==> run a: inputs <==
// alu_top
module alu_top(clk, a, b, op, out, carry_out, over_flow, zero);
input clk;
input [31:0] a, b;
input [2:0] op;
output reg [31:0] out;
output reg carry_out, over_flow, zero;
reg [31:0] a_r, b_r;
reg [2:0] op_r;
wire [31:0] alu_out;
wire alu_carry_out, alu_over_flow, alu_zero;
ALU alu_core(a_r, b_r, op_r, alu_out, alu_carry_out, alu_over_flow, alu_zero);
always @(posedge clk) begin
	a_r <= a;
	b_r <= b;
	op_r <= op;
	out <= alu_out;
	carry_out <= alu_carry_out;
	over_flow <= alu_over_flow;
	zero <= alu_zero;
end
endmodule
==> flow/config.mk <==
export PLATFORM = sky130hd
export DESIGN_NAME = alu_top
export DESIGN_NICKNAME = alu_top
export VERILOG_FILES = /design/flow/design.v
export SDC_FILE = /design/flow/constraint.sdc
export NUM_CORES = 4
export LEC_CHECK = 0
export ABC_AREA = 1
export CAP_MARGIN = 35
export CORE_MARGIN = 2
export CORE_UTILIZATION = 72
export CTS_CLUSTER_DIAMETER = 380
export CTS_CLUSTER_SIZE = 16
export PLACE_DENSITY_LB_ADDON = 0.2
export SETUP_SLACK_MARGIN = -0.85
export SLEW_MARGIN = 20
==> flow/constraint.sdc <==
create_clock -name core_clock -period 11.7 [get_ports {clk}]
set_input_delay 2.3400 -clock core_clock [delete_from_list [all_inputs] [get_ports {clk}]]
set_output_delay 2.3400 -clock core_clock [all_outputs]
set_load 0.01 [all_outputs]
run.sh (not shown) runs the stock make flow with config.mk's settings and CLKGATE_MAP_FILE=.
==> run b (differences from run a) <==
--- a/flow/config.mk
+++ b/flow/config.mk
@@ -8,3 +8,3 @@
 export ABC_AREA = 1
-export CAP_MARGIN = 35
+export CAP_MARGIN = 20
 export CORE_MARGIN = 2
@@ -13,4 +13,4 @@
 export CTS_CLUSTER_SIZE = 16
-export PLACE_DENSITY_LB_ADDON = 0.2
-export SETUP_SLACK_MARGIN = -0.85
+export PLACE_DENSITY = 0.35
+export SETUP_SLACK_MARGIN = -0.56
 export SLEW_MARGIN = 20
==> flow/constraint.sdc (replaced) <==
create_clock -name core_clock -period 7.88 [get_ports {clk}]
set_input_delay 1.5760 -clock core_clock [delete_from_list [all_inputs] [get_ports {clk}]]
set_output_delay 1.5760 -clock core_clock [all_outputs]
set_load 0.01 [all_outputs]
==> run c (differences from run a) <==
==> flow/config.mk (replaced) <==
export PLATFORM = sky130hd
export DESIGN_NAME = alu_top
export DESIGN_NICKNAME = alu_top
export VERILOG_FILES = /design/flow/design.v
export SDC_FILE = /design/flow/constraint.sdc
export NUM_CORES = 4
export LEC_CHECK = 0
export CAP_MARGIN = 20
export CORE_MARGIN = 2
export CORE_UTILIZATION = 40
export SLEW_MARGIN = 20
==> flow/constraint.sdc (replaced) <==
create_clock -name core_clock -period 14.2 [get_ports {clk}]
set_input_delay 2.8400 -clock core_clock [delete_from_list [all_inputs] [get_ports {clk}]]
set_output_delay 2.8400 -clock core_clock [all_outputs]
set_load 0.01 [all_outputs]
==> results <==
| metric | run c | run a | run b |
|---|---|---|---|
| Cell area after layout | 0.00796 mm² | 0.00776 mm² | - |
| Crit path capture | zero | zero | - |
| RSZ-0062 raised after global routing | false | true | - |
| Area taken by flip-flops and latches | 0.00211 mm² | 0.00211 mm² | - |
| Internal Dissipation | 743 µW | 773 µW | - |
| Tap cell instance count | 188 | 105 | - |
| Final setup fails | 0 | 35 | - |
| Num CTS Buffers | 9 | 9 | - |
| Peak fanout along the critical path | 5 | 4 | - |
| Worst clock skew | 0.00723 ns | 0.0177 ns | - |
| Critical path capture point type | flop | flop | - |
| Crit path arrival time | 14.11 ns | 14.09 ns | - |
| Number of nets at floorplan | 808 | 857 | 857 |
| Met1 layer usage reported by global route | 0.262 | 0.501 | - |
| Post-route DRC violation count | 0 | 0 | - |
| Number of nets in the layout | 911 | 984 | - |
| Number of detailed-routing iterations run before antenna repair | 5 | 17 | - |
| Outcome | complete, no violations | finished with violations | aborted with a tool error |
| Stage where the flow stopped | - | - | clock tree synthesis |
| Layout check failures | - | negative setup slack | - |
| Number of different library cells in the post-synthesis netlist | 60 | 28 | 28 |
| Total power density per cell area | 138 mW/mm² | 170 mW/mm² | - |
| Number of H-tree levels | 3 | 3 | - |
Power figures rest on the tool's default switching activity, not on a simulated workload.
